Setup of run A:
// FIFO
module FIFO(clk, rst, wr_en, rd_en, buf_in, buf_out, buf_empty, buf_full, fifo_counter);
Size: roughly 540 flip-flops, roughly 29 I/O pins, about 23000 um^2 of cells after synthesis.
Settings: LEC_CHECK=0, ABC_AREA=1, CAP_MARGIN=0, CELL_PAD_IN_SITES_GLOBAL_PLACEMENT=0, CORE_ASPECT_RATIO=0.98, CORE_MARGIN=2, CORE_UTILIZATION=51, CTS_CLUSTER_DIAMETER=148, GPL_TIMING_DRIVEN=1, HOLD_SLACK_MARGIN=0.3, MAX_ROUTING_LAYER=met4, PLACE_DENSITY_LB_ADDON=0.17, SETUP_SLACK_MARGIN=0.52, SLEW_MARGIN=35, TNS_END_PERCENT=70; clock period 5.41 ns.
run.sh (not shown) runs the stock make flow with config.mk's settings and CLKGATE_MAP_FILE=.
### run A -> run B
# run A
export LEC_CHECK = 0
export ABC_AREA = 1
export CAP_MARGIN = 0
export CELL_PAD_IN_SITES_GLOBAL_PLACEMENT = 0
export CORE_ASPECT_RATIO = 0.98
export CORE_MARGIN = 2
export CORE_UTILIZATION = 51
export CTS_CLUSTER_DIAMETER = 148
export GPL_TIMING_DRIVEN = 1
export HOLD_SLACK_MARGIN = 0.3
export MAX_ROUTING_LAYER = met4
export PLACE_DENSITY_LB_ADDON = 0.17
export SETUP_SLACK_MARGIN = 0.52
export SLEW_MARGIN = 35
export TNS_END_PERCENT = 70
create_clock -name core_clock -period 5.41 [get_ports {clk}]
# run B
export LEC_CHECK = 0
export ABC_AREA = 1
export CAP_MARGIN = 20
export CELL_PAD_IN_SITES_GLOBAL_PLACEMENT = 0
export CORE_ASPECT_RATIO = 0.98
export CORE_MARGIN = 2
export CORE_UTILIZATION = 72
export CTS_CLUSTER_DIAMETER = 349
export CTS_CLUSTER_SIZE = 14
export GPL_TIMING_DRIVEN = 1
export MAX_ROUTING_LAYER = met4
export PLACE_DENSITY = 0.38
export SETUP_SLACK_MARGIN = -0.09
export SLEW_MARGIN = 25
export TNS_END_PERCENT = 60
create_clock -name core_clock -period 2.07 [get_ports {clk}]
[summary]
Going from run A to run B, initial core utilization grows by 21 points. Taking run A as the reference point, the part of the power in combinational logic of run B rises by 8.2 points. Every stage of run B finished as expected; the final checks, on the other hand, flagged setup timing, which means the layout fails. Run B ended up with a higher clock-buffer cell count than run A did. Compared with run A, run B shows multi-input combinational cell area that has gone up by a few percent. Worst min-delay path category = register to register: run A; worst min-delay path category = primary input to async pin: run B. From run A to run B, Yosys chip area did not move at all. In run B the utilization after layout turned out 27 points higher than in run A.
Inputs modified between run B and run C:
# run B
export LEC_CHECK = 0
export ABC_AREA = 1
export CAP_MARGIN = 20
export CELL_PAD_IN_SITES_GLOBAL_PLACEMENT = 0
export CORE_ASPECT_RATIO = 0.98
export CORE_MARGIN = 2
export CORE_UTILIZATION = 72
export CTS_CLUSTER_DIAMETER = 349
export CTS_CLUSTER_SIZE = 14
export GPL_TIMING_DRIVEN = 1
export MAX_ROUTING_LAYER = met4
export PLACE_DENSITY = 0.38
export SETUP_SLACK_MARGIN = -0.09
export SLEW_MARGIN = 25
export TNS_END_PERCENT = 60
create_clock -name core_clock -period 2.07 [get_ports {clk}]
# run C
export LEC_CHECK = 0
export ABC_AREA = 1
export CAP_MARGIN = 20
export CORE_MARGIN = 2
export CORE_UTILIZATION = 16
export SLEW_MARGIN = 20
create_clock -name core_clock -period 2.05 [get_ports {clk}]
[summary]
The flow completed for run C, but it is not clean: the layout still shows setup timing.
For sequential logic power, run C and run B come out practically identical.
Looking only at largest vdd supply drop, and setting everything else aside, the lower value of run C and run B goes to run C.
Run C vs. run B: leakage component of the power +about 7%, standard cell core area now larger, sum of internal, switching and leakage power went up, total routing resource utilization after global routing lower.
Compared with run B, in run C total non-filler cell area in the finished layout moved up, fmax rose by about 8%, total routed wirelength has increased.
For run D, these inputs were changed with respect to run C:
# run C
export LEC_CHECK = 0
export ABC_AREA = 1
export CAP_MARGIN = 20
export CORE_MARGIN = 2
export CORE_UTILIZATION = 16
export SLEW_MARGIN = 20
create_clock -name core_clock -period 2.05 [get_ports {clk}]
# run D
export LEC_CHECK = 0
export CAP_MARGIN = 20
export CORE_MARGIN = 2
export CORE_UTILIZATION = 40
export SLEW_MARGIN = 20
create_clock -name core_clock -period 3.12 [get_ports {clk}]
[summary]
Run D completed; timing, DRC and antenna clean
Setup slack (higher): run D
Compared with run C, in run D clock network power share went up by 5.7 points; summed standard-cell area reported by yosys went down by about 7%; synthesized area per cell went up by 8.5 um^2.
Re design area: run C and run D aren't equal, and the higher value belongs to run C.
Comparing run D against run C, there is no change at all in post-synthesis register bit count.
Diff run C -> run D: part of the total power dissipated in combinational logic shrank by 15 points, final clock period utilization by the worst path went down by 14 points.
diff inputs: run D => run E
# run D
export LEC_CHECK = 0
export CAP_MARGIN = 20
export CORE_MARGIN = 2
export CORE_UTILIZATION = 40
export SLEW_MARGIN = 20
create_clock -name core_clock -period 3.12 [get_ports {clk}]
# run E
export LEC_CHECK = 0
export CAP_MARGIN = 20
export CORE_MARGIN = 2
export CORE_UTILIZATION = 40
export SLEW_MARGIN = 20
create_clock -name core_clock -period 5.0 [get_ports {clk}]
Findings:
Run E vs. run D: number of gates given a new drive strength after cts has decreased, final non-filler cell area has decreased, cell count has decreased, leakage dissipation has decreased.
In the flow results for run D and run E, the worst setup slack for register-to-register paths is larger on run E.
Comparing run D and run E, the lower final-stage net count is on run E.
Run E -> run D: overall overflow remaining after global route delta 0, exact match
| setup clock skew after layout | run E vs run D | ≈ equal |
Power figures rest on the tool's default switching activity, not on a simulated workload.
